<file path="flow/run.sh">
#!/bin/bash
# the make line also repeats each setting of config.mk as NAME=value (left out here)
make -C /OpenROAD-flow-scripts/flow DESIGN_CONFIG=/design/flow/config.mk WORK_HOME=/design/flow/orfs CLKGATE_MAP_FILE= finish
</file>
<file path="flow/config.mk">
export PLATFORM = sky130hd
export DESIGN_NAME = izhikevich_neuron
export DESIGN_NICKNAME = izhikevich_neuron
export VERILOG_FILES = /design/flow/design.v
export SDC_FILE = /design/flow/constraint.sdc
export NUM_CORES = 4
export LEC_CHECK = 0
export CAP_MARGIN = 30
export CELL_PAD_IN_SITES_DETAIL_PLACEMENT = 0
export CELL_PAD_IN_SITES_GLOBAL_PLACEMENT = 3
export CORE_MARGIN = 2
export CORE_UTILIZATION = 55
export GPL_ROUTABILITY_DRIVEN = 1
export GPL_TIMING_DRIVEN = 0
export PLACE_DENSITY_LB_ADDON = 0.2
export SLEW_MARGIN = 20
</file>
<file path="flow/constraint.sdc">
create_clock -name core_clock -period 14.9 [get_ports {clk}]
set_input_delay 2.9800 -clock core_clock [delete_from_list [all_inputs] [get_ports {clk}]]
set_output_delay 2.9800 -clock core_clock [all_outputs]
set_load 0.01 [all_outputs]
</file>
<file path="flow/design.v">
module izhikevich_neuron #(parameter DT = 16'h0100)  
(
    input wire clk,
    input wire rst,
    input wire [15:0] I,           
    output reg spike               
);
    reg signed [15:0] v, u;
    wire signed [15:0] a = 16'h0051;    
    wire signed [15:0] b = 16'h0200;    
    wire signed [15:0] c = -16'sd16640;  
    wire signed [15:0] d = 16'h0800;    
    wire signed [15:0] v_sq;
    wire signed [15:0] term1, term2, term3, dv_raw, du_raw;
    wire signed [15:0] bv;
    localparam signed [15:0] V_THRESH = 16'd7680;  
    cordic_mult sq_v (.x(v), .y(v), .out(v_sq));
    cordic_mult mul_004 (.x(16'h0148), .y(v_sq), .out(term1));
    cordic_mult mul_5v (.x(16'h0500), .y(v), .out(term2));
    assign term3 = 16'd35840;  
    assign dv_raw = term1 + term2 + term3 - u + I;
    cordic_mult mul_bv (.x(b), .y(v), .out(bv));
    assign du_raw = (bv - u);
    wire signed [15:0] du;
    cordic_mult mul_a (.x(a), .y(du_raw), .out(du));
    wire signed [31:0] dv_dt = dv_raw * $signed(DT);
    wire signed [31:0] du_dt = du * $signed(DT);
    always @(posedge clk or posedge rst) begin
        if (rst) begin
            v <= c;
            u <= 0;
            spike <= 0;
        end else begin
            if (v >= V_THRESH) begin
                v <= c;
                u <= u + d;
                spike <= 1;
            end else begin
                v <= v + dv_dt[23:8];  
                u <= u + du_dt[23:8];
                spike <= 0;
            end
        end
    end
endmodule
module cordic_mult(
    input signed [15:0] x,
    input signed [15:0] y,
    output signed [15:0] out
);
    wire signed [31:0] temp;
    assign temp = x * y;
    assign out = temp[23:8];  
endmodule
</file>
==> results of run 1 <==
==> impl_metrics.tcl, run 1 <==
# flow metrics
set metrics [dict create \
    status "aborted with a tool error" \
    stop_stage "global placement without I/O (3_1_place_gp_skip_io)" \
    tool.error "[ERROR FLW-0024] Place density exceeds 1.0 (current PLACE_DENSITY_LB_ADDON =  0.2). Please check if the value of  PLACE_DENSITY_LB_ADDON is between 0 and 0.99." \
    ys_warn_count 1 \
    rows 59 \
    postSynthAreaPerCell_um2 8.94 \
    die_h_um 167 \
    synth-simple-area-share_pct 10.4 \
    die_w_um 167 \
    netlist.area_leader.share_pct 34.5 \
    logic_family "adder cells" \
    common_cells "467 x inv_1, 252 x fa_1, 249 x ha_1" \
    ys_seq_share_pct 5.70 \
    netlist_instances 1637 \
    edf_count 0 \
    netlist_area_mm2 0.0146 \
    core_area_mm2 0.0261 \
    synth_flops 33 \
    dieArea_mm2 0.0279 \
    yosys-stat-cells 1637 \
    synth_cell_type_count 56 \
    ys_sh_aoi_pct 8.07 \
    synth-main-ff-cell "dfrtp_1" \
    core_util_floorplan_pct 56.0 \
    synthArstFlopShare_pct 100 \
    mux_share_pct 0.291 \
    yosysMostFrequentCell "inv_1" \
    syn_nets 2156 \
    adder_share_pct 55.7 \
    ys_chip_area_mm2 0.0146 \
    xor_share_pct 7.09 \
    netlist.top_cell.by_area "fa_1" \
    area_leaders "fa_1 34%, ha_1 21%, inv_1 12%" \
]
==> inputs of run 2 (changes only) <==
CAP_MARGIN = 20   (was 30)
CELL_PAD_IN_SITES_GLOBAL_PLACEMENT = 2   (was 3)
CORE_ASPECT_RATIO = 1.47   (was unset)
CORE_UTILIZATION = 54   (was 55)
CTS_CLUSTER_SIZE = 60   (was unset)
GPL_ROUTABILITY_DRIVEN = unset   (was 1)
GPL_TIMING_DRIVEN = 1   (was 0)
MAX_ROUTING_LAYER = met5   (was unset)
MIN_ROUTING_LAYER = met2   (was unset)
PLACE_DENSITY_LB_ADDON = 0.17   (was 0.2)
SETUP_SLACK_MARGIN = -1.08   (was unset)
clock period = 16.0 ns   (was 14.9 ns; I/O delays follow)
==> run 2 against run 1 <==
  * Area after synthesis stayed put
  * The run now finishes clean
  * Synthesized cell count did not move
  * Die area up 1.9%
==> impl_metrics.tcl, run 2 <==
# place-and-route summary
set metrics [dict create \
    dpl_cell_area_mm2 0.0152 \
    netlist_area_mm2 0.0146 \
    edf_count 0 \
    ys_chip_area_mm2 0.0146 \
    min_path_type "flip-flop to flip-flop" \
    cts_tree "yes" \
    adder_share_pct 55.7 \
    cts-buffers-inserted 5 \
    die_h_um 204 \
    fin_crit_sh_pct 82.9 \
    netlist.top_cell.by_area "fa_1" \
    io_pins 19 \
    finalHoldViolations 0 \
    cp-end-kind "flip-flop" \
    num_vias 14435 \
    rows 73 \
    cts_resized 0 \
    globalplace.congestion 0.890 \
    wl_per_cell_um 17.5 \
    core_area_mm2 0.0269 \
    worstSetupStartpoint "v[4]$_DFF_PP0_" \
    path_common_cell "fa_1" \
    max_cap_violations 0 \
    die_w_um 140 \
    rsz0062_at_grt "false" \
    warnings 29 \
    reg2reg_depth 42 \
    post-cts-setup-buffers 0 \
    drt_pre_antenna_iters 8 \
    setup_viol 0 \
    yosysMostFrequentCell "inv_1" \
    numPortBuffers 18 \
    layout_min_cycle_time_ns 13.27 \
    antenna_found_initial 2 \
    clk_path_buf_depth 2 \
    via_per_inst 7.27 \
    antenna_left 0 \
    ys_warn_count 1 \
    area_growth_pct 4.70 \
    cp.depth 42 \
    numClockSinks 33 \
    criticalPathCategory "flip-flop to flip-flop" \
    holdPathEnd "u[9]$_DFFE_PP0P_" \
    xor_share_pct 7.09 \
    yosys-stat-cells 1637 \
    nets 2160 \
    logic_family "adder cells" \
    postSynthAreaPerCell_um2 8.94 \
    dieArea_mm2 0.0285 \
    final_area_mm2 0.0153 \
    wirelength_um 34800 \
    min-delay-start "u[9]$_DFFE_PP0P_" \
    cp_slowest_cell "dfrtp_1" \
    rrSetupSlack_ns 2.73 \
    grt_pass1_wl_um 57500 \
    grt_overflow 0 \
    mux_share_pct 0.291 \
    cp-endpoint "v[15]$_DFF_PP1_" \
    drcViolationCount 0 \
    core_util_floorplan_pct 54.5 \
    dp_hpwl_um 29200 \
    area_leaders "fa_1 34%, ha_1 21%, inv_1 12%" \
    required_ns 16.22 \
    fin_tns_setup_ns 0 \
    timing.rr.start "v[4]$_DFF_PP0_" \
    timing.fmax_mhz 75.3 \
    common_cells "467 x inv_1, 252 x fa_1, 249 x ha_1" \
    grt_pass1_vias 16629 \
    synth_flops 33 \
    grt_max_degree 34 \
    netlist_instances 1637 \
    path_delay_family "adder cells" \
    relSlewSlack_pct 31.6 \
    clk_pin_slew_ns 0.06 \
    drt_iter0_drc 2154 \
    ys_sh_aoi_pct 8.07 \
    synth-simple-area-share_pct 10.4 \
    cp.arrival_ns 13.49 \
    reg2reg_to "v[15]$_DFF_PP1_" \
    syn_nets 2156 \
    worst_pin_slew_ns 1.02 \
    grt_usage_pct 38.1 \
    cp-start-kind "flip-flop" \
    synthArstFlopShare_pct 100 \
    clock_latency_ns 0.30 \
    htreeDepth 2 \
    ys_seq_share_pct 5.70 \
    cpPeakStageDelay_ns 1.02 \
    critPathBufInv 7 \
    slew_violations 0 \
    clock_skew_ns 0.0111 \
    synth-main-ff-cell "dfrtp_1" \
    root_buffer "clkbuf_16" \
    postCtsHoldBufs 0 \
    synth_cell_type_count 56 \
    crit_fanout 23 \
    whs_path_depth 2 \
    netlist.area_leader.share_pct 34.5 \
    holdWs_ns 0.540 \
    status "complete, no violations" \
]
run 2: through the flow:
step | util (%) | cells | setup WS, ns
floorplan | - | 1637 | 4.45
global placement | 56.5 | 1971 | 3.18
detailed placement | 56.5 | 1971 | 3.02
CTS | 57.0 | 1979 | 2.97
global route | 57.1 | 1985 | 2.19
finish | 57.1 | 1985 | 2.73
run 2: per-layer routing:
metal	part of all wire, %	track usage [%]	vias to the layer above
li1	-	-	5010
met1	0	-	5580
met2	58	53.7	3517
met3	33	43.5	328
met4	8.9	5.14	0
met5	0	2.46	-
run 2: cell type report:
class	count	area (µm²)
clock buffers	5	125
flip-flops and latches	33	835
repair buffers	22	210
inverters	469	1760
diodes	6	15.0
multi-input cells	1110	11900
clock inverters	3	17.5
well taps	337	422
fillers	2552	11500
==> inputs of run 3 (changes only) <==
ABC_AREA = 1   (was unset)
CELL_PAD_IN_SITES_DETAIL_PLACEMENT = 1   (was 0)
CELL_PAD_IN_SITES_GLOBAL_PLACEMENT = unset   (was 2)
CORE_ASPECT_RATIO = 1.92   (was 1.47)
CORE_MARGIN = 8   (was 2)
CORE_UTILIZATION = 41   (was 54)
CTS_CLUSTER_SIZE = unset   (was 60)
GPL_TIMING_DRIVEN = unset   (was 1)
MAX_ROUTING_LAYER = unset   (was met5)
MIN_ROUTING_LAYER = unset   (was met2)
PLACE_DENSITY_LB_ADDON = unset   (was 0.17)
SETUP_SLACK_MARGIN = unset   (was -1.08)
clock period = 12.0 ns   (was 16.0 ns; I/O delays follow)
==> run 3 against run 2 <==
  * Core utilization is 12 points lower
  * Synthesized cell count is 24% higher
  * Design area is 11% higher
  * Flip-flop count stayed put
  * First-iteration DRC count is 84% lower
  * Via count is 7.7% lower
  * Setup slack worse by 2.3 ns
  * Clock skew is 0.0019 ns lower
  * Global-route usage is 15 points lower
  * Maximum frequency is 14% higher
  * Still clean
  * Count of clock-buffer cells in the layout stayed put
==> impl_metrics.tcl, run 3 <==
# place-and-route summary
set metrics [dict create \
    status "complete, no violations" \
    cts-buffers-inserted 5 \
    common_cells "608 x inv_1, 360 x nand2_1, 252 x fa_1" \
    timing.fmax_mhz 86.1 \
    worst_pin_slew_ns 0.551 \
    cp.arrival_ns 11.83 \
    dp_hpwl_um 45100 \
    cp_slowest_cell "dfstp_4" \
    root_buffer "clkbuf_16" \
    xor_share_pct 4.62 \
    relSlewSlack_pct 63.2 \
    numPortBuffers 18 \
    rrSetupSlack_ns 0.39 \
    area_growth_pct 8.37 \
    holdPathEnd "u[9]$_DFFE_PP0P_" \
    core_area_mm2 0.0379 \
    logic_family "adder cells" \
    antenna_found_initial 0 \
    mux_share_pct 0 \
    htreeDepth 2 \
    setup_viol 0 \
    grt_overflow 0 \
    criticalPathCategory "flip-flop to flip-flop" \
    edf_count 0 \
    crit_fanout 8 \
    fin_tns_setup_ns 0 \
    clk_pin_slew_ns 0.06 \
    netlist_instances 2026 \
    io_pins 19 \
    grt_max_degree 34 \
    postCtsHoldBufs 0 \
    cpPeakStageDelay_ns 0.70 \
    nets 2581 \
    holdWs_ns 0.567 \
    numClockSinks 33 \
    globalplace.congestion 0.948 \
    required_ns 12.22 \
    num_vias 13324 \
    reg2reg_to "v[14]$_DFF_PP0_" \
    final_core_util_pct 44.9 \
    cp-end-kind "flip-flop" \
    cts_tree "yes" \
    layout_min_cycle_time_ns 11.61 \
    netlist.top_cell.by_area "fa_1" \
    drcViolationCount 0 \
    warnings 30 \
    core_util_floorplan_pct 41.4 \
    num_antenna_cells 0 \
    syn_nets 2545 \
    netlist_area_mm2 0.0157 \
    yosys-stat-cells 2026 \
    timing.rr.start "v[11]$_DFF_PP1_" \
    whs_path_depth 2 \
    grt_pass1_vias 15813 \
    postSynthAreaPerCell_um2 7.74 \
    area_leaders "fa_1 32%, ha_1 20%, inv_1 15%" \
    seqCellArea_um2 853 \
    cp.depth 43 \
    antenna_left 0 \
    min_path_type "flip-flop to flip-flop" \
    synth-main-ff-cell "dfrtp_1" \
    clock_skew_ns 0.00918 \
    rows 99 \
    grt_usage_pct 23.6 \
    grt_pass1_wl_um 81000 \
    dieArea_mm2 0.0451 \
    max_cap_violations 0 \
    cp-endpoint "v[14]$_DFF_PP0_" \
    clock_latency_ns 0.30 \
    path_common_cell "fa_1" \
    fin_crit_sh_pct 96.7 \
    drt_iter0_drc 355 \
    wl_per_cell_um 19.8 \
    ys_warn_count 1 \
    synth_cell_type_count 49 \
    ys_chip_area_mm2 0.0157 \
    ys_seq_share_pct 5.32 \
    adder_share_pct 52.0 \
    yosysMostFrequentCell "inv_1" \
    wirelength_um 50900 \
    reg2reg_depth 43 \
    n_fill_cell 4789 \
    clk_path_buf_depth 2 \
    worstSetupStartpoint "v[11]$_DFF_PP1_" \
    logic_area_mm2 0.0125 \
    synth-simple-area-share_pct 14.7 \
    synthArstFlopShare_pct 100 \
    via_per_inst 5.19 \
    cp-start-kind "flip-flop" \
    rsz0062_at_grt "true" \
    netlist.area_leader.share_pct 32.2 \
    path_delay_family "adder cells" \
    ys_sh_aoi_pct 7.58 \
    finalHoldViolations 0 \
    die_h_um 287 \
    min-delay-start "u[9]$_DFFE_PP0P_" \
    synth_flops 33 \
    slew_violations 0 \
    die_w_um 157 \
    drt_pre_antenna_iters 4 \
    critPathBufInv 6 \
]
==> run 3: cell type report <==
type                            count  share of cell area [%]
Multi-Input combinational cell   1341                    73.4
Inverter                          621                    13.7
Sequential cell                    33                    5.02
Tap cell                          505                    3.72
Timing Repair Buffer               60                    3.11
Clock buffer                        5                   0.736
Clock inverter                      3                   0.272
==> run 3: timing repair <==
item | CTS | global route
setup endpoints to repair | 2 | 6
setup buffers | 0 | 12
gates resized | 6 | 30
pin swaps | 0 | 2
hold endpoints to repair | 0 | 0
==> run 3: per-stage QoR <==
step	worst slack [ns]	std cells	instance area (µm²)
after detailed placement	-0.128	2548	16600
after global placement	0.143	2548	16600
after CTS	0.000813	2556	16800
final	0.391	2568	17000
after global routing	-0.107	2568	17000
after floorplan	1.14	2026	15700
==> run 3: layer usage <==
metal / vias up / routed length (µm) / part of all wire, % / GRT usage [%]
li1: 6114 / - / - / -
met4: 0 / 5120 / 10 / 21.1
met2: 271 / 29500 / 58 / 47.6
met5: - / 0 / 0 / 0
met3: 194 / 1090 / 2.1 / 1.87
met1: 6745 / 15200 / 30 / 19.3
==> inputs of run 4 (changes only) <==
ABC_AREA = unset   (was 1)
CELL_PAD_IN_SITES_DETAIL_PLACEMENT = unset   (was 1)
CORE_ASPECT_RATIO = unset   (was 1.92)
CORE_MARGIN = 2   (was 8)
CORE_UTILIZATION = 49   (was 41)
PLACE_DENSITY = 0.6   (was unset)
clock period = 11.7 ns   (was 12.0 ns; I/O delays follow)
==> run 4 against run 3 <==
  * Still clean on timing, DRC and antenna
  * Die area fell by 31%
  * Critical path depth grew 2
  * Setup slack got worse by 0.094 ns
  * Synthesized cell count decreased by 19%
  * Register-to-register slack lost 0.09 ns
  * Wire length decreased by 36%
  * Global-route usage shrank 1.2 points
  * Maximum frequency grew 1.8%
  * Non-clock buffer count increased by 53
  * Count of clock-buffer cells in the layout grew 3
  * Core utilization rose by 11 points
  * Critical endpoint is now v[15]$_DFF_PP1_
==> impl_metrics.tcl, run 4 <==
# place-and-route summary
set metrics [dict create \
    netlist_area_mm2 0.0146 \
    reg2reg_to "v[15]$_DFF_PP1_" \
    edf_count 0 \
    min_path_type "flip-flop to flip-flop" \
    holdPathEnd "u[9]$_DFFE_PP0P_" \
    synth-simple-area-share_pct 10.4 \
    logic_family "adder cells" \
    netlist.top_cell.by_area "fa_1" \
    adder_share_pct 55.7 \
    clk_path_buf_depth 2 \
    cts_tree "yes" \
    cp.arrival_ns 11.62 \
    wirelength_um 32400 \
    nets 2251 \
    warnings 30 \
    xor_share_pct 7.09 \
    core_area_mm2 0.0296 \
    netlist.area_leader.share_pct 34.5 \
    clock_skew_ns 0.00664 \
    worstSetupStartpoint "v[10]$_DFF_PP1_" \
    cp-endpoint "v[15]$_DFF_PP1_" \
    drt_iter0_drc 335 \
    synth-main-ff-cell "dfrtp_1" \
    ys_seq_share_pct 5.70 \
    path_common_cell "fa_1" \
    netlist_instances 1637 \
    crit_fanout 4 \
    dp_hpwl_um 28100 \
    holdWs_ns 0.532 \
    min-delay-start "u[9]$_DFFE_PP0P_" \
    dieArea_mm2 0.0313 \
    finalHoldViolations 0 \
    antenna_found_initial 0 \
    ys_chip_area_mm2 0.0146 \
    grt_pass1_vias 11455 \
    cts-buffers-inserted 5 \
    mux_share_pct 0.291 \
    wl_per_cell_um 15.3 \
    timing.fmax_mhz 87.7 \
    core_util_floorplan_pct 49.5 \
    synth_flops 33 \
    io_pins 19 \
    path_delay_family "adder cells" \
    reg2reg_depth 45 \
    slew_violations 0 \
    yosysMostFrequentCell "inv_1" \
    synthArstFlopShare_pct 100 \
    layout_min_cycle_time_ns 11.40 \
    clk_pin_slew_ns 0.06 \
    max_cap_violations 0 \
    grt_overflow 0 \
    numClockSinks 33 \
    antenna_left 0 \
    cpPeakStageDelay_ns 0.59 \
    syn_nets 2156 \
    rows 63 \
    cp.depth 45 \
    cp_slowest_cell "dfstp_2" \
    relSlewSlack_pct 32.1 \
    ys_warn_count 1 \
    final_core_util_pct 56.0 \
    rsz0062_at_grt "true" \
    yosys-stat-cells 1637 \
    area_leaders "fa_1 34%, ha_1 21%, inv_1 12%" \
    num_vias 10647 \
    cp-end-kind "flip-flop" \
    ys_sh_aoi_pct 8.07 \
    root_buffer "clkbuf_16" \
    postSynthAreaPerCell_um2 8.94 \
    cp-start-kind "flip-flop" \
    die_w_um 177 \
    grt_usage_pct 22.4 \
    fin_crit_sh_pct 97.5 \
    htreeDepth 2 \
    drcViolationCount 0 \
    worst_pin_slew_ns 1.01 \
    area_growth_pct 13.0 \
    die_h_um 177 \
    setup_viol 0 \
    timing.rr.start "v[10]$_DFF_PP1_" \
    via_per_inst 5.02 \
    clock_latency_ns 0.30 \
    synth_cell_type_count 56 \
    whs_path_depth 2 \
    num_antenna_cells 0 \
    numPortBuffers 18 \
    required_ns 11.92 \
    grt_max_degree 29 \
    status "complete, no violations" \
    globalplace.congestion 0.843 \
    drt_pre_antenna_iters 5 \
    criticalPathCategory "flip-flop to flip-flop" \
    critPathBufInv 9 \
    common_cells "467 x inv_1, 252 x fa_1, 249 x ha_1" \
    grt_pass1_wl_um 56000 \
    rrSetupSlack_ns 0.30 \
]
-- run 4: area by class of cell --
cell class	count	area, µm²
Fill cell	2738	13000
Multi-Input combinational cell	1110	12400
Inverter	469	1760
Timing Repair Buffer	113	928
Sequential cell	33	841
Tap cell	390	488
Clock buffer	8	146
-- run 4: repair_timing --
| action | in CTS | in global routing |
|---|---|---|
| hold buffers | 0 | 0 |
| setup endpoints to repair | 1 | 4 |
| setup buffers | 1 | 25 |
| resized | 11 | 107 |
| pin swaps | 4 | 59 |
-- run 4: stage by stage --
step | std cells | setup WS [ns] | setup TNS, ns | instance area (µm²)
global route | 2123 | -0.0899 | -0.0899 | 16500
CTS | 2099 | 0.00952 | 0 | 15900
detailed placement | 2090 | -0.123 | -0.123 | 15700
finish | 2123 | 0.297 | 0 | 16500
floorplan | 1637 | 0.155 | 0 | 14600
global placement | 2090 | 0.0229 | 0 | 15700
-- run 4: metal layers --
| layer | global-route usage [%] | wire length (µm) | up-vias |
|---|---|---|---|
| met5 | 0 | 0 | - |
| met2 | 40.5 | 16700 | 84 |
| met4 | 3.72 | 400 | 0 |
| li1 | - | - | 5226 |
| met1 | 30.0 | 14900 | 5312 |
| met3 | 1.31 | 455 | 25 |
==> inputs of run 5 (changes only) <==
ABC_AREA = 1   (was unset)
CORE_UTILIZATION = 72   (was 49)
CTS_CLUSTER_DIAMETER = 191   (was unset)
PLACE_DENSITY = unset   (was 0.6)
SETUP_SLACK_MARGIN = -0.52   (was unset)
clock period = 9.88 ns   (was 11.7 ns; I/O delays follow)
==> run 5 against run 4 <==
  * The flow now stops in global routing (5_1_grt)
  * Die area is 27% lower
  * Synthesized cell count increased by 24%
  * Area after synthesis rose by 7.1%
==> impl_metrics.tcl, run 5 <==
# flow metrics
set metrics [dict create \
    place_inst 2529 \
    cts-buffers-inserted 5 \
    synth_flops 33 \
    grt_usage_pct 78.9 \
    postSynthAreaPerCell_um2 7.74 \
    yosys-stat-cells 2026 \
    xor_share_pct 4.62 \
    dieArea_mm2 0.0230 \
    area_leaders "fa_1 32%, ha_1 20%, inv_1 15%" \
    mux_share_pct 0 \
    logic_family "adder cells" \
    netlist.top_cell.by_area "fa_1" \
    status "aborted with a tool error" \
    core_area_mm2 0.0216 \
    syn_nets 2545 \
    io_pins 19 \
    yosysMostFrequentCell "inv_1" \
    netlist.area_leader.share_pct 32.2 \
    netlist_area_mm2 0.0157 \
    rows 54 \
    ys_seq_share_pct 5.32 \
    die_h_um 152 \
    postCtsHoldBufs 0 \
    common_cells "608 x inv_1, 360 x nand2_1, 252 x fa_1" \
    ys_sh_aoi_pct 7.58 \
    numPortBuffers 18 \
    ys_chip_area_mm2 0.0157 \
    synthArstFlopShare_pct 100 \
    adder_share_pct 52.0 \
    dp_hpwl_um 36200 \
    numClockSinks 33 \
    place_ws_ns -1.28 \
    tool.error "[ERROR GRT-0232] Routing congestion too high. Check the congestion heatmap in the GUI." \
    core_util_floorplan_pct 72.6 \
    synth_cell_type_count 49 \
    stop_stage "global routing (5_1_grt)" \
    edf_count 0 \
    netlist_instances 2026 \
    ys_warn_count 1 \
    globalplace.congestion 0.960 \
    die_w_um 152 \
    clk_path_buf_depth 2 \
    htreeDepth 2 \
    synth-simple-area-share_pct 14.7 \
    root_buffer "clkbuf_16" \
    grt_overflow 2 \
    synth-main-ff-cell "dfrtp_1" \
]
-- run 5: per-stage QoR --
| step | area, µm² | setup TNS (ns) | hold WS, ns | utilization (%) |
|---|---|---|---|---|
| 4_1_cts | 19000 | -5.50 | 0.564 | 88.0 |
| 3_5_place_dp | 18100 | -10.81 | 0.550 | 83.8 |
| 3_3_place_gp | 18100 | -8.35 | 0.531 | 83.8 |
| 2_1_floorplan | 16000 | -2.24 | 0.481 | - |
-- run 5: timing repair --
| item | in CTS |
|---|---|
| gates resized | 114 |
| endpoints found under the setup margin | 10 |
| setup buffers | 43 |
| pin swaps | 70 |
-- run 5: metal layers --
metal,global-route usage [%],overflow
met5,61.4,0
met4,71.0,2
met2,91.5,0
met1,77.6,0
met3,71.6,0
==> inputs of run 6 (changes only) <==
ABC_AREA = unset   (was 1)
CORE_UTILIZATION = 62   (was 72)
CTS_CLUSTER_DIAMETER = 193   (was 191)
CTS_CLUSTER_SIZE = 98   (was unset)
PLACE_DENSITY = 0.36   (was unset)
SETUP_SLACK_MARGIN = unset   (was -0.52)
TNS_END_PERCENT = 20   (was unset)
clock period = 6.29 ns   (was 9.88 ns; I/O delays follow)
==> run 6 against run 5 <==
  * Now fails the layout checks on setup timing
  * Synthesized cell count fell by 19%
  * Area after synthesis fell by 6.7%
  * Die area rose by 8.2%
==> impl_metrics.tcl, run 6 <==
# place-and-route summary
set metrics [dict create \
    status "finished with violations" \
    failed_checks "setup timing" \
    netlist_area_mm2 0.0146 \
    min-delay-start "u[6]$_DFFE_PP0P_" \
    cp_slowest_cell "fa_1" \
    xor_share_pct 7.09 \
    edf_count 0 \
    antenna_found_initial 0 \
    ys_chip_area_mm2 0.0146 \
    criticalPathCategory "flip-flop to flip-flop" \
    reg2reg_depth 46 \
    drt_pre_antenna_iters 4 \
    cts_tree "yes" \
    yosys-stat-cells 1637 \
    ys_seq_share_pct 5.70 \
    crit_fanout 4 \
    cpPeakStageDelay_ns 0.56 \
    setup_ws_ns -5.01 \
    path_common_cell "fa_1" \
    grt_overflow 0 \
    finalHoldViolations 0 \
    synth_flops 33 \
    yosysMostFrequentCell "inv_1" \
    syn_nets 2156 \
    core_area_mm2 0.0233 \
    timing.rr.start "v[4]$_DFF_PP0_" \
    via_per_inst 5.19 \
    min_path_type "flip-flop to flip-flop" \
    logic_area_mm2 0.0130 \
    postCtsHoldBufs 0 \
    grt_pass1_wl_um 63100 \
    area_growth_pct 32.5 \
    fin_crit_sh_pct 180 \
    max_cap_violations 0 \
    rows 56 \
    ys_warn_count 1 \
    warnings 34 \
    drt_iter0_drc 403 \
    grt_max_degree 34 \
    num_antenna_cells 0 \
    worstSetupStartpoint "v[4]$_DFF_PP0_" \
    num_vias 12153 \
    critPathBufInv 14 \
    synth-simple-area-share_pct 10.4 \
    slew_violations 0 \
    wl_per_cell_um 16.2 \
    numClockSinks 33 \
    die_w_um 158 \
    clock_skew_ns 0.00893 \
    numPortBuffers 18 \
    netlist_instances 1637 \
    cp.arrival_ns 11.53 \
    clk_path_buf_depth 2 \
    holdPathEnd "u[6]$_DFFE_PP0P_" \
    htreeDepth 2 \
    nets 2541 \
    netlist.area_leader.share_pct 34.5 \
    rsz0062_at_grt "true" \
    n_fill_cell 1451 \
    core_util_floorplan_pct 62.8 \
    logic_family "adder cells" \
    ys_sh_aoi_pct 8.07 \
    wirelength_um 38000 \
    globalplace.congestion 0.924 \
    dpl_cell_area_mm2 0.0179 \
    required_ns 6.52 \
    die_h_um 158 \
    adder_share_pct 55.7 \
    cts-buffers-inserted 5 \
    antenna_left 0 \
    cp-endpoint "v[15]$_DFF_PP1_" \
    cp-end-kind "flip-flop" \
    clock_latency_ns 0.30 \
    root_buffer "clkbuf_16" \
    dieArea_mm2 0.0249 \
    layout_min_cycle_time_ns 11.30 \
    dp_hpwl_um 30400 \
    final_core_util_pct 83.1 \
    common_cells "467 x inv_1, 252 x fa_1, 249 x ha_1" \
    clk_pin_slew_ns 0.06 \
    whs_path_depth 3 \
    postSynthAreaPerCell_um2 8.94 \
    seqCellArea_um2 843 \
    grt_pass1_vias 13542 \
    reg2reg_to "v[15]$_DFF_PP1_" \
    synth_cell_type_count 56 \
    io_pins 19 \
    synthArstFlopShare_pct 100 \
    path_delay_family "adder cells" \
    area_leaders "fa_1 34%, ha_1 21%, inv_1 12%" \
    timing.fmax_mhz 88.5 \
    relSlewSlack_pct 64.9 \
    cp.depth 46 \
    netlist.top_cell.by_area "fa_1" \
    worst_pin_slew_ns 0.513 \
    rrSetupSlack_ns -5.01 \
    grt_usage_pct 32.5 \
    place_ws_ns -4.85 \
    final_area_mm2 0.0194 \
    setup_viol 20 \
    mux_share_pct 0.291 \
    drcViolationCount 0 \
    cp-start-kind "flip-flop" \
    synth-main-ff-cell "dfrtp_1" \
]
==> run 6: per-layer routing <==
metal / vias up / routed length, µm / GRT usage, %
met4: 0 / 1650 / 13.1
met1: 5962 / 15100 / 37.9
met2: 268 / 19900 / 59.8
met3: 119 / 1340 / 4.60
met5: - / 0 / 0
li1: 5804 / - / -
==> run 6: per-stage QoR <==
stage / hold slack [ns] / std cells / TNS [ns]
detailed placement: 0.564 / 2291 / -64.04
CTS: 0.580 / 2333 / -56.66
finish: 0.577 / 2342 / -58.98
global route: 0.609 / 2342 / -66.37
global placement: 0.563 / 2291 / -61.98
floorplan: 0.477 / 1637 / -51.18
==> run 6: repair_timing <==
item / in CTS / in global routing
setup endpoints to repair: 26 / 25
pin swaps: 91 / 25
buffers inserted: 35 / 10
endpoints found under the hold margin: 0 / 0
resized: 142 / 48
==> run 6: layout make-up <==
class	count	area share [%]
multi-input cells	1110	67.1
clock buffers	7	0.735
clock inverters	1	0.155
inverters	469	9.09
repair buffers	403	16.5
well taps	319	2.06
flip-flops and latches	33	4.35
==> inputs of run 7 (changes only) <==
ABC_AREA = 1   (was unset)
CORE_UTILIZATION = 72   (was 62)
CTS_CLUSTER_DIAMETER = 169   (was 193)
CTS_CLUSTER_SIZE = unset   (was 98)
PLACE_DENSITY = unset   (was 0.36)
PLACE_DENSITY_LB_ADDON = 0.08   (was unset)
SETUP_SLACK_MARGIN = -0.52   (was unset)
TNS_END_PERCENT = 5   (was 20)
clock period = 9.29 ns   (was 6.29 ns; I/O delays follow)
==> run 7 against run 6 <==
  * The layout still fails its checks (setup timing)
  * Global-route usage grew 6.0 points
  * Via count grew 21%
  * Flip-flop count is the same
  * Sequential share of layout area grew 0.052 points
  * Design area shrank 1.2%
==> impl_metrics.tcl, run 7 <==
# place-and-route summary
set metrics [dict create \
    timing.rr.start "v[1]$_DFF_PP0_" \
    antenna_found_initial 0 \
    die_h_um 152 \
    finalHoldViolations 0 \
    clock_latency_ns 0.28 \
    cp.depth 47 \
    whs_path_depth 2 \
    num_vias 14652 \
    failed_checks "setup timing" \
    netlist_instances 2026 \
    worstSetupStartpoint "v[1]$_DFF_PP0_" \
    wirelength_um 47300 \
    ys_warn_count 1 \
    criticalPathCategory "flip-flop to flip-flop" \
    reg2reg_depth 47 \
    drcViolationCount 0 \
    grt_max_degree 29 \
    clk_path_buf_depth 2 \
    synthArstFlopShare_pct 100 \
    cts_tree "yes" \
    io_pins 19 \
    dieArea_mm2 0.0230 \
    clk_pin_slew_ns 0.06 \
    antenna_left 0 \
    wl_per_cell_um 18.4 \
    core_util_floorplan_pct 72.6 \
    logic_family "adder cells" \
    critPathBufInv 14 \
    final_core_util_pct 88.7 \
    edf_count 0 \
    layout_min_cycle_time_ns 11.31 \
    ys_sh_aoi_pct 7.58 \
    worst_pin_slew_ns 1.00 \
    ys_chip_area_mm2 0.0157 \
    htreeDepth 2 \
    n_fill_cell 1068 \
    syn_nets 2545 \
    status "finished with violations" \
    required_ns 9.48 \
    numClockSinks 33 \
    rsz0062_at_grt "true" \
    cp_slowest_cell "fa_1" \
    via_per_inst 5.70 \
    area_growth_pct 22.2 \
    grt_pass1_vias 14832 \
    ys_seq_share_pct 5.32 \
    min_path_type "flip-flop to flip-flop" \
    holdPathEnd "u[9]$_DFFE_PP0P_" \
    xor_share_pct 4.62 \
    numPortBuffers 18 \
    synth-simple-area-share_pct 14.7 \
    netlist_area_mm2 0.0157 \
    die_w_um 152 \
    fin_crit_sh_pct 122 \
    adder_share_pct 52.0 \
    netlist.area_leader.share_pct 32.2 \
    grt_overflow 0 \
    common_cells "608 x inv_1, 360 x nand2_1, 252 x fa_1" \
    yosys-stat-cells 2026 \
    synth-main-ff-cell "dfrtp_1" \
    slew_violations 0 \
    reg2reg_to "v[15]$_DFF_PP1_" \
    cp-end-kind "flip-flop" \
    synth_cell_type_count 49 \
    timing.fmax_mhz 88.4 \
    path_delay_family "adder cells" \
    cp-start-kind "flip-flop" \
    warnings 32 \
    setup_viol 13 \
    path_common_cell "fa_1" \
    synth_flops 33 \
    relSlewSlack_pct 33.1 \
    rows 54 \
    setup_ws_ns -2.02 \
    yosysMostFrequentCell "inv_1" \
    instances_no_fill 2572 \
    cts-buffers-inserted 5 \
    postCtsHoldBufs 0 \
    num_antenna_cells 0 \
    grt_pass1_wl_um 69000 \
    grt_usage_pct 38.5 \
    netlist.top_cell.by_area "fa_1" \
    crit_fanout 8 \
    clock_skew_ns 0.00259 \
    rrSetupSlack_ns -2.02 \
    cp-endpoint "v[15]$_DFF_PP1_" \
    cpPeakStageDelay_ns 0.57 \
    dp_hpwl_um 34600 \
    area_leaders "fa_1 32%, ha_1 20%, inv_1 15%" \
    drt_iter0_drc 1192 \
    globalplace.congestion 0.973 \
    min-delay-start "u[9]$_DFFE_PP0P_" \
    postSynthAreaPerCell_um2 7.74 \
    root_buffer "clkbuf_16" \
    logic_area_mm2 0.0132 \
    core_area_mm2 0.0216 \
    drt_pre_antenna_iters 6 \
    cp.arrival_ns 11.51 \
    max_cap_violations 0 \
    nets 2810 \
    place_inst 2534 \
    seqCellArea_um2 843 \
    mux_share_pct 0 \
]
==> run 7: per-layer routing <==
| layer | vias to the layer above | part of all wire [%] | global-route usage, % | wire length, µm |
|---|---|---|---|---|
| met5 | - | 0.10 | 0 | 49 |
| met4 | 2 | 8.1 | 19.5 | 3830 |
| met3 | 313 | 7.8 | 5.33 | 3710 |
| met2 | 800 | 48 | 68.6 | 22900 |
| met1 | 6958 | 35 | 45.5 | 16800 |
| li1 | 6579 | - | - | - |
==> run 7: area by class of cell <==
| type | count | area share [%] |
|---|---|---|
| Sequential cell | 33 | 4.40 |
| Timing Repair Buffer | 289 | 12.0 |
| Clock buffer | 7 | 0.796 |
| Clock inverter | 1 | 0.0261 |
| Multi-Input combinational cell | 1341 | 68.8 |
| Inverter | 621 | 12.2 |
| Tap cell | 280 | 1.83 |
==> run 7: what timing repair did <==
item	4_1_cts	5_1_grt
resized	78	68
gates cloned	0	0
setup endpoints to repair	13	13
setup buffers	20	11
pin swaps	56	61
==> run 7: metrics by stage <==
step / hold slack (ns) / area (µm²) / setup TNS [ns] / setup WS [ns]
floorplan: 0.481 / 16000 / -7.95 / -1.11
global placement: 0.524 / 18100 / -14.14 / -1.58
detailed placement: 0.520 / 18100 / -16.68 / -1.95
CTS: 0.532 / 18800 / -13.36 / -1.47
global route: 0.591 / 19200 / -22.71 / -2.25
finish: 0.540 / 19200 / -18.02 / -2.02
==> inputs of run 8 (changes only) <==
ABC_AREA = unset   (was 1)
CAP_MARGIN = 30   (was 20)
CELL_PAD_IN_SITES_DETAIL_PLACEMENT = 2   (was unset)
CELL_PAD_IN_SITES_GLOBAL_PLACEMENT = 2   (was unset)
CORE_MARGIN = 6   (was 2)
CORE_UTILIZATION = 63   (was 72)
CTS_CLUSTER_DIAMETER = 338   (was 169)
CTS_CLUSTER_SIZE = 28   (was unset)
GPL_ROUTABILITY_DRIVEN = 0   (was unset)
HOLD_SLACK_MARGIN = 0.22   (was unset)
MIN_ROUTING_LAYER = met2   (was unset)
PLACE_DENSITY = 0.51   (was unset)
PLACE_DENSITY_LB_ADDON = unset   (was 0.08)
SETUP_SLACK_MARGIN = 1.1   (was -0.52)
SLEW_MARGIN = 0   (was 20)
TNS_END_PERCENT = 50   (was 5)
clock period = 8.2 ns   (was 9.29 ns; I/O delays follow)
==> run 8 against run 7 <==
  * The flow now stops in global placement without I/O (3_1_place_gp_skip_io)
  * Synthesized cell count decreased by 19%
  * Die area increased by 18%
  * Area after synthesis decreased by 6.7%
==> impl_metrics.tcl, run 8 <==
# flow metrics
set metrics [dict create \
    tool.error "[ERROR GPL-0301] Utilization 107.407 % exceeds 100%." \
    dieArea_mm2 0.0270 \
    yosys-stat-cells 1637 \
    yosysMostFrequentCell "inv_1" \
    status "aborted with a tool error" \
    netlist_instances 1637 \
    stop_stage "global placement without I/O (3_1_place_gp_skip_io)" \
    common_cells "467 x inv_1, 252 x fa_1, 249 x ha_1" \
    syn_nets 2156 \
    ys_sh_aoi_pct 8.07 \
    mux_share_pct 0.291 \
    area_leaders "fa_1 34%, ha_1 21%, inv_1 12%" \
    ys_seq_share_pct 5.70 \
    xor_share_pct 7.09 \
    synth-main-ff-cell "dfrtp_1" \
    synthArstFlopShare_pct 100 \
    logic_family "adder cells" \
    core_util_floorplan_pct 64.5 \
    rows 55 \
    ys_chip_area_mm2 0.0146 \
    netlist.top_cell.by_area "fa_1" \
    postSynthAreaPerCell_um2 8.94 \
    core_area_mm2 0.0227 \
    adder_share_pct 55.7 \
    netlist_area_mm2 0.0146 \
    synth_flops 33 \
    die_h_um 164 \
    synth_cell_type_count 56 \
    ys_warn_count 1 \
    die_w_um 164 \
    netlist.area_leader.share_pct 34.5 \
    synth-simple-area-share_pct 10.4 \
    edf_count 0 \
]
==> inputs of run 9 (changes only) <==
ABC_AREA = 0   (was unset)
CAP_MARGIN = 20   (was 30)
CELL_PAD_IN_SITES_DETAIL_PLACEMENT = 1   (was 2)
CELL_PAD_IN_SITES_GLOBAL_PLACEMENT = 3   (was 2)
CORE_ASPECT_RATIO = 1.92   (was unset)
CORE_MARGIN = 3   (was 6)
CORE_UTILIZATION = 72   (was 63)
CTS_CLUSTER_DIAMETER = unset   (was 338)
CTS_CLUSTER_SIZE = unset   (was 28)
GPL_ROUTABILITY_DRIVEN = unset   (was 0)
GPL_TIMING_DRIVEN = 0   (was unset)
HOLD_SLACK_MARGIN = unset   (was 0.22)
MIN_ROUTING_LAYER = unset   (was met2)
PLACE_DENSITY = unset   (was 0.51)
PLACE_DENSITY_LB_ADDON = 0.1   (was unset)
SETUP_SLACK_MARGIN = unset   (was 1.1)
SLEW_MARGIN = 20   (was 0)
TNS_END_PERCENT = 60   (was 50)
clock period = 18.6 ns   (was 8.2 ns; I/O delays follow)
==> run 9 against run 8 <==
  * The run again fails in global placement without I/O (3_1_place_gp_skip_io)
  * Synthesized cell count did not move
  * Area after synthesis did not move
  * Die area fell by 18%
==> impl_metrics.tcl, run 9 <==
# flow metrics
set metrics [dict create \
    ys_sh_aoi_pct 8.07 \
    ys_warn_count 1 \
    dieArea_mm2 0.0222 \
    synth_cell_type_count 56 \
    netlist_instances 1637 \
    rows 71 \
    status "aborted with a tool error" \
    adder_share_pct 55.7 \
    common_cells "467 x inv_1, 252 x fa_1, 249 x ha_1" \
    netlist.area_leader.share_pct 34.5 \
    xor_share_pct 7.09 \
    area_leaders "fa_1 34%, ha_1 21%, inv_1 12%" \
    core_util_floorplan_pct 73.9 \
    synth-simple-area-share_pct 10.4 \
    yosys-stat-cells 1637 \
    logic_family "adder cells" \
    edf_count 0 \
    mux_share_pct 0.291 \
    synth_flops 33 \
    netlist.top_cell.by_area "fa_1" \
    netlist_area_mm2 0.0146 \
    synth-main-ff-cell "dfrtp_1" \
    ys_chip_area_mm2 0.0146 \
    die_w_um 109 \
    yosysMostFrequentCell "inv_1" \
    tool.error "[ERROR FLW-0024] Place density exceeds 1.0 (current PLACE_DENSITY_LB_ADDON =  0.1). Please check if the value of  PLACE_DENSITY_LB_ADDON is between 0 and 0.99." \
    postSynthAreaPerCell_um2 8.94 \
    ys_seq_share_pct 5.70 \
    die_h_um 204 \
    synthArstFlopShare_pct 100 \
    syn_nets 2156 \
    stop_stage "global placement without I/O (3_1_place_gp_skip_io)" \
    core_area_mm2 0.0198 \
]
==> inputs of run 10 (changes only) <==
CAP_MARGIN = 35   (was 20)
CELL_PAD_IN_SITES_DETAIL_PLACEMENT = unset   (was 1)
CELL_PAD_IN_SITES_GLOBAL_PLACEMENT = 2   (was 3)
CORE_ASPECT_RATIO = 0.73   (was 1.92)
CORE_MARGIN = 6   (was 3)
CORE_UTILIZATION = 26   (was 72)
GPL_TIMING_DRIVEN = unset   (was 0)
MAX_ROUTING_LAYER = met4   (was unset)
MIN_ROUTING_LAYER = met1   (was unset)
PLACE_DENSITY_LB_ADDON = 0.18   (was 0.1)
SLEW_MARGIN = 0   (was 20)
TNS_END_PERCENT = unset   (was 60)
clock period = 20.5 ns   (was 18.6 ns; I/O delays follow)
==> run 10 against run 9 <==
  * The run now finishes clean
  * Area after synthesis unchanged
  * Synthesized cell count did not move
  * Die area rose to 2.8 times the previous value
==> impl_metrics.tcl, run 10 <==
# place-and-route summary
set metrics [dict create \
    status "complete, no violations" \
    cts_tree "yes" \
    drcViolationCount 0 \
    fin_tns_setup_ns 0 \
    setup_viol 0 \
    final_core_util_pct 29.0 \
    core_area_mm2 0.0550 \
    common_cells "467 x inv_1, 252 x fa_1, 249 x ha_1" \
    root_buffer "clkbuf_16" \
    synth_flops 33 \
    timing.fmax_mhz 77.8 \
    grt_pass1_wl_um 61800 \
    wirelength_um 37300 \
    ys_warn_count 1 \
    ys_sh_aoi_pct 8.07 \
    synth-main-ff-cell "dfrtp_1" \
    postSynthAreaPerCell_um2 8.94 \
    cp.depth 44 \
    dieArea_mm2 0.0622 \
    final_area_mm2 0.0160 \
    core_util_floorplan_pct 26.6 \
    wl_per_cell_um 15.6 \
    logic_family "adder cells" \
    drt_iter0_drc 318 \
    xor_share_pct 7.09 \
    criticalPathCategory "flip-flop to flip-flop" \
    yosysMostFrequentCell "inv_1" \
    netlist.top_cell.by_area "fa_1" \
    area_leaders "fa_1 34%, ha_1 21%, inv_1 12%" \
    cp_slowest_cell "dfstp_2" \
    finalHoldViolations 0 \
    numClockSinks 33 \
    clock_latency_ns 0.30 \
    antenna_found_initial 0 \
    holdPathEnd "u[4]$_DFFE_PP0P_" \
    cp-endpoint "v[15]$_DFF_PP1_" \
    cts-buffers-inserted 5 \
    dp_hpwl_um 32800 \
    cts_resized 0 \
    synth_cell_type_count 56 \
    holdWs_ns 0.520 \
    min-delay-start "u[4]$_DFFE_PP0P_" \
    layout_min_cycle_time_ns 12.85 \
    syn_nets 2156 \
    fin_crit_sh_pct 62.7 \
    post-cts-setup-buffers 0 \
    rows 73 \
    max_cap_violations 0 \
    clk_path_buf_depth 2 \
    die_h_um 215 \
    drt_pre_antenna_iters 5 \
    whs_path_depth 2 \
    path_common_cell "fa_1" \
    slew_violations 0 \
    adder_share_pct 55.7 \
    nets 2166 \
    synthArstFlopShare_pct 100 \
    cp-end-kind "flip-flop" \
    num_vias 10073 \
    relSlewSlack_pct 39.1 \
    worstSetupStartpoint "v[8]$_DFF_PP1_" \
    synth-simple-area-share_pct 10.4 \
    area_growth_pct 9.01 \
    yosys-stat-cells 1637 \
    numPortBuffers 18 \
    ys_seq_share_pct 5.70 \
    via_per_inst 4.20 \
    path_delay_family "adder cells" \
    grt_pass1_vias 10796 \
    mux_share_pct 0.291 \
    grt_overflow 0 \
    cpPeakStageDelay_ns 0.94 \
    rrSetupSlack_ns 7.65 \
    critPathBufInv 9 \
    postCtsHoldBufs 0 \
    num_antenna_cells 0 \
    reg2reg_depth 44 \
    netlist_area_mm2 0.0146 \
    io_pins 19 \
    warnings 29 \
    clk_pin_slew_ns 0.06 \
    reg2reg_to "v[15]$_DFF_PP1_" \
    die_w_um 290 \
    cp.arrival_ns 13.07 \
    netlist.area_leader.share_pct 34.5 \
    min_path_type "flip-flop to flip-flop" \
    crit_fanout 20 \
    dpl_cell_area_mm2 0.0158 \
    grt_max_degree 34 \
    clock_skew_ns 0.0104 \
    grt_usage_pct 12.9 \
    htreeDepth 2 \
    worst_pin_slew_ns 0.906 \
    ys_chip_area_mm2 0.0146 \
    antenna_left 0 \
    timing.rr.start "v[8]$_DFF_PP1_" \
    required_ns 20.72 \
    cp-start-kind "flip-flop" \
    rsz0062_at_grt "false" \
    netlist_instances 1637 \
    globalplace.congestion 0.792 \
    edf_count 0 \
]
[run 10: metal layers]
layer | GRT usage (%) | up-vias | wire [µm]
met1 | 21.1 | 4937 | 21800
met4 | 0.854 | 0 | 187
li1 | - | 5052 | -
met3 | 1.32 | 10 | 744
met5 | - | - | 0
met2 | 17.8 | 74 | 14600
[run 10: metrics by stage]
| step | setup WS [ns] | instances |
|---|---|---|
| 2_1_floorplan | 8.95 | 1637 |
| 3_3_place_gp | 7.39 | 2386 |
| 3_5_place_dp | 7.57 | 2390 |
| 4_1_cts | 7.55 | 2398 |
| 5_1_grt | 6.83 | 2398 |
| 6_report | 7.65 | 2398 |
[run 10: final cells by class]
type | count | area (µm²)
flip-flops and latches | 33 | 835
repair buffers | 28 | 335
well taps | 750 | 938
clock buffers | 8 | 146
multi-input cells | 1110 | 11900
fillers | 5945 | 39000
inverters | 469 | 1760
==> inputs of run 11 (changes only) <==
ABC_AREA = 1   (was 0)
CAP_MARGIN = 20   (was 35)
CELL_PAD_IN_SITES_GLOBAL_PLACEMENT = unset   (was 2)
CORE_ASPECT_RATIO = unset   (was 0.73)
CORE_MARGIN = 2   (was 6)
CORE_UTILIZATION = 72   (was 26)
CTS_CLUSTER_DIAMETER = 168   (was unset)
CTS_CLUSTER_SIZE = 73   (was unset)
MAX_ROUTING_LAYER = unset   (was met4)
MIN_ROUTING_LAYER = unset   (was met1)
PLACE_DENSITY_LB_ADDON = 0.08   (was 0.18)
SETUP_SLACK_MARGIN = -0.92   (was unset)
SLEW_MARGIN = 20   (was 0)
clock period = 9.59 ns   (was 20.5 ns; I/O delays follow)
==> run 11 against run 10 <==
  * Now fails the layout checks on setup timing
  * Core utilization is 61 points higher
  * Via count is 60% higher
  * Critical path depth increased by 6
==> impl_metrics.tcl, run 11 <==
# place-and-route summary
set metrics [dict create \
    area_growth_pct 24.0 \
    slew_violations 0 \
    wl_met3_um 8480 \
    min-delay-start "u[9]$_DFFE_PP0P_" \
    netlist.area_leader.share_pct 32.2 \
    reg2reg_depth 50 \
    die_h_um 152 \
    via_per_inst 6.26 \
    wirelength_um 60400 \
    cp.depth 50 \
    wl_per_cell_um 23.4 \
    mux_share_pct 0 \
    cts-buffers-inserted 5 \
    globalplace.congestion 0.979 \
    grt_max_degree 33 \
    adder_share_pct 52.0 \
    rrSetupSlack_ns -3.28 \
    grt_pass1_vias 15562 \
    whs_path_depth 2 \
    dpl_cell_area_mm2 0.0180 \
    ys_warn_count 1 \
    dieArea_mm2 0.0230 \
    nets 2812 \
    wl_met2_um 26000 \
    worstSetupStartpoint "v[1]$_DFF_PP0_" \
    root_buffer "clkbuf_16" \
    highest_layer "met5" \
    reg2reg_to "v[15]$_DFF_PP1_" \
    finalHoldViolations 0 \
    relSlewSlack_pct 28.8 \
    fin_crit_sh_pct 134 \
    max_cap_violations 0 \
    wl_met1_um 18800 \
    status "finished with violations" \
    timing.rr.start "v[1]$_DFF_PP0_" \
    clk_pin_slew_ns 0.07 \
    grt_overflow 0 \
    synth_cell_type_count 49 \
    logic_family "adder cells" \
    synth_flops 33 \
    worst_pin_slew_ns 1.06 \
    clk_path_buf_depth 2 \
    core_area_mm2 0.0216 \
    drt_pre_antenna_iters 10 \
    numPortBuffers 18 \
    crit_fanout 7 \
    timing.fmax_mhz 77.7 \
    netlist.top_cell.by_area "fa_1" \
    warnings 31 \
    ys_sh_aoi_pct 7.58 \
    die_w_um 152 \
    path_delay_family "adder cells" \
    antenna_found_initial 8 \
    postSynthAreaPerCell_um2 7.74 \
    cp.arrival_ns 13.06 \
    path_common_cell "inv_1" \
    synthArstFlopShare_pct 100 \
    common_cells "608 x inv_1, 360 x nand2_1, 252 x fa_1" \
    yosysMostFrequentCell "inv_1" \
    drt_iter0_drc 1920 \
    setup_ws_ns -3.28 \
    critPathBufInv 14 \
    synth-simple-area-share_pct 14.7 \
    antenna_left 0 \
    layout_min_cycle_time_ns 12.87 \
    numClockSinks 33 \
    cp_slowest_cell "fa_2" \
    criticalPathCategory "flip-flop to flip-flop" \
    ys_seq_share_pct 5.32 \
    failed_checks "setup timing" \
    fin_tns_setup_ns -30.38 \
    cts_tree "yes" \
    cp-end-kind "flip-flop" \
    cpPeakStageDelay_ns 0.71 \
    edf_count 0 \
    xor_share_pct 4.62 \
    place_ws_ns -1.51 \
    yosys-stat-cells 2026 \
    min_path_type "flip-flop to flip-flop" \
    syn_nets 2545 \
    ys_chip_area_mm2 0.0157 \
    final_area_mm2 0.0195 \
    dp_hpwl_um 35700 \
    setup_viol 14 \
    clock_skew_ns 0.0142 \
    n_fill_cell 965 \
    area_leaders "fa_1 32%, ha_1 20%, inv_1 15%" \
    drcViolationCount 0 \
    rows 54 \
    io_pins 19 \
    netlist_area_mm2 0.0157 \
    postCtsHoldBufs 0 \
    core_util_floorplan_pct 72.6 \
    holdPathEnd "u[9]$_DFFE_PP0P_" \
    cp-start-kind "flip-flop" \
    synth-main-ff-cell "dfrtp_1" \
    netlist_instances 2026 \
    grt_usage_pct 42.0 \
    num_vias 16167 \
    htreeDepth 2 \
    cp-endpoint "v[15]$_DFF_PP1_" \
    required_ns 9.78 \
    grt_pass1_wl_um 74400 \
    clock_latency_ns 0.30 \
    rsz0062_at_grt "true" \
]
[run 11: layout make-up]
| type | count | area (µm²) | area share (%) |
|---|---|---|---|
| Antenna cell | 8 | 20.0 | 0.103 |
| Clock buffer | 5 | 125 | 0.643 |
| Clock inverter | 3 | 17.5 | 0.0900 |
| Inverter | 621 | 2330 | 12.0 |
| Multi-Input combinational cell | 1341 | 13500 | 69.1 |
| Sequential cell | 33 | 846 | 4.35 |
| Tap cell | 280 | 350 | 1.80 |
| Timing Repair Buffer | 291 | 2320 | 11.9 |
[run 11: metal layers]
metal	global-route usage, %	vias to the layer above
met1	48.9	7485
met4	27.4	10
li1	-	6586
met3	6.59	667
met5	0	-
met2	72.1	1419
[run 11: per-stage QoR]
stage / util, % / hold WS, ns / instances
floorplan: - / 0.481 / 2026
global placement: 83.4 / 0.512 / 2536
detailed placement: 83.4 / 0.528 / 2536
CTS: 87.1 / 0.541 / 2560
global route: 90.0 / 0.584 / 2579
finish: 90.0 / 0.550 / 2582
[run 11: repair_timing]
item / 4_1_cts / 5_1_grt
pin swaps: 53 / 115
gates resized: 111 / 127
endpoints found under the setup margin: 9 / 11
buffers inserted: 19 / 21
==> inputs of run 12 (changes only) <==
ABC_AREA = 0   (was 1)
CELL_PAD_IN_SITES_GLOBAL_PLACEMENT = 3   (was unset)
CORE_UTILIZATION = 40   (was 72)
CTS_CLUSTER_DIAMETER = 291   (was 168)
CTS_CLUSTER_SIZE = 26   (was 73)
PLACE_DENSITY_LB_ADDON = 0.05   (was 0.08)
SETUP_SLACK_MARGIN = unset   (was -0.92)
SLEW_MARGIN = 15   (was 20)
TNS_END_PERCENT = 40   (was unset)
clock period = 12.0 ns   (was 9.59 ns; I/O delays follow)
==> run 12 against run 11 <==
  * The run now finishes clean
  * Synthesized cell count is 19% lower
  * Wire length is 44% lower
  * Setup slack gained 3.9 ns
  * Flip-flop count is the same
  * Largest cell class unchanged
  * Sequential share of layout area up 0.82 points
  * Area after synthesis down 6.7%
  * Design area is 16% lower
==> impl_metrics.tcl, run 12 <==
# place-and-route summary
set metrics [dict create \
    status "complete, no violations" \
    num_vias 10223 \
    fin_tns_setup_ns 0 \
    io_pins 19 \
    place_inst 2157 \
    grt_pass1_vias 11481 \
    seqCellArea_um2 843 \
    postCtsHoldBufs 0 \
    numPortBuffers 18 \
    cpPeakStageDelay_ns 0.62 \
    worstSetupStartpoint "v[8]$_DFF_PP1_" \
    via_per_inst 4.70 \
    numClockSinks 33 \
    warnings 29 \
    die_h_um 195 \
    grt_usage_pct 19.3 \
    syn_nets 2156 \
    netlist.top_cell.by_area "fa_1" \
    reg2reg_to "v[15]$_DFF_PP1_" \
    cp-start-kind "flip-flop" \
    critPathBufInv 10 \
    min-delay-start "u[6]$_DFFE_PP0P_" \
    nets 2227 \
    cp.depth 47 \
    rrSetupSlack_ns 0.58 \
    ys_warn_count 1 \
    grt_pass1_wl_um 57900 \
    clk_pin_slew_ns 0.06 \
    synth-main-ff-cell "dfrtp_1" \
    worst_pin_slew_ns 0.769 \
    grt_max_degree 34 \
    yosysMostFrequentCell "inv_1" \
    clock_skew_ns 0.0139 \
    reg2reg_depth 47 \
    postSynthAreaPerCell_um2 8.94 \
    relSlewSlack_pct 48.2 \
    root_buffer "clkbuf_16" \
    final_core_util_pct 44.9 \
    timing.rr.start "v[8]$_DFF_PP1_" \
    synth_flops 33 \
    htreeDepth 2 \
    max_cap_violations 0 \
    n_fill_cell 3643 \
    drt_iter0_drc 234 \
    slew_violations 0 \
    cp-endpoint "v[15]$_DFF_PP1_" \
    num_antenna_cells 0 \
    setup_viol 0 \
    die_w_um 195 \
    holdWs_ns 0.525 \
    logic_area_mm2 0.0123 \
    instances_no_fill 2177 \
    setup_ws_ns 0.585 \
    antenna_left 0 \
    required_ns 12.21 \
    mux_share_pct 0.291 \
    cp_slowest_cell "dfstp_2" \
    common_cells "467 x inv_1, 252 x fa_1, 249 x ha_1" \
    drcViolationCount 0 \
    wirelength_um 34000 \
    layout_min_cycle_time_ns 11.42 \
    synth_cell_type_count 56 \
    path_common_cell "fa_1" \
    synthArstFlopShare_pct 100 \
    netlist_area_mm2 0.0146 \
    adder_share_pct 55.7 \
    cts_tree "yes" \
    yosys-stat-cells 1637 \
    drt_pre_antenna_iters 4 \
    core_area_mm2 0.0363 \
    whs_path_depth 2 \
    ys_seq_share_pct 5.70 \
    dp_hpwl_um 30600 \
    criticalPathCategory "flip-flop to flip-flop" \
    grt_overflow 0 \
    edf_count 0 \
    holdPathEnd "u[6]$_DFFE_PP0P_" \
    cp.arrival_ns 11.62 \
    place_ws_ns 0.0600 \
    globalplace.congestion 0.804 \
    ys_sh_aoi_pct 8.07 \
    antenna_found_initial 0 \
    crit_fanout 8 \
    xor_share_pct 7.09 \
    ys_chip_area_mm2 0.0146 \
    netlist_instances 1637 \
    wl_per_cell_um 15.6 \
    netlist.area_leader.share_pct 34.5 \
    dpl_cell_area_mm2 0.0158 \
    path_delay_family "adder cells" \
    area_growth_pct 11.4 \
    fin_crit_sh_pct 95.1 \
    clk_path_buf_depth 2 \
    core_util_floorplan_pct 40.3 \
    cp-end-kind "flip-flop" \
    synth-simple-area-share_pct 10.4 \
    min_path_type "flip-flop to flip-flop" \
    rows 70 \
    finalHoldViolations 0 \
    dieArea_mm2 0.0382 \
    timing.fmax_mhz 87.6 \
    cts-buffers-inserted 5 \
    clock_latency_ns 0.29 \
    area_leaders "fa_1 34%, ha_1 21%, inv_1 12%" \
    final_area_mm2 0.0163 \
    logic_family "adder cells" \
]
run 12: layout make-up:
| cell class | count | share of cell area [%] |
|---|---|---|
| clock buffer | 8 | 0.836 |
| sequential | 33 | 5.17 |
| tap | 468 | 3.59 |
| multi-input combinational | 1110 | 75.2 |
| inverter | 469 | 10.8 |
| timing repair buffer | 89 | 4.45 |
run 12: what timing repair did:
| item | CTS | global route |
|---|---|---|
| buffers inserted | 0 | 12 |
| setup endpoints to repair | 0 | 3 |
| hold endpoints to repair | 0 | 0 |
| resized | 0 | 77 |
run 12: layer usage:
metal / share of wire, % / global-route usage [%]
met1: 46 / 25.2
met2: 51 / 35.6
met3: 1.9 / 1.00
met4: 1.3 / 3.59
met5: 0 / 0
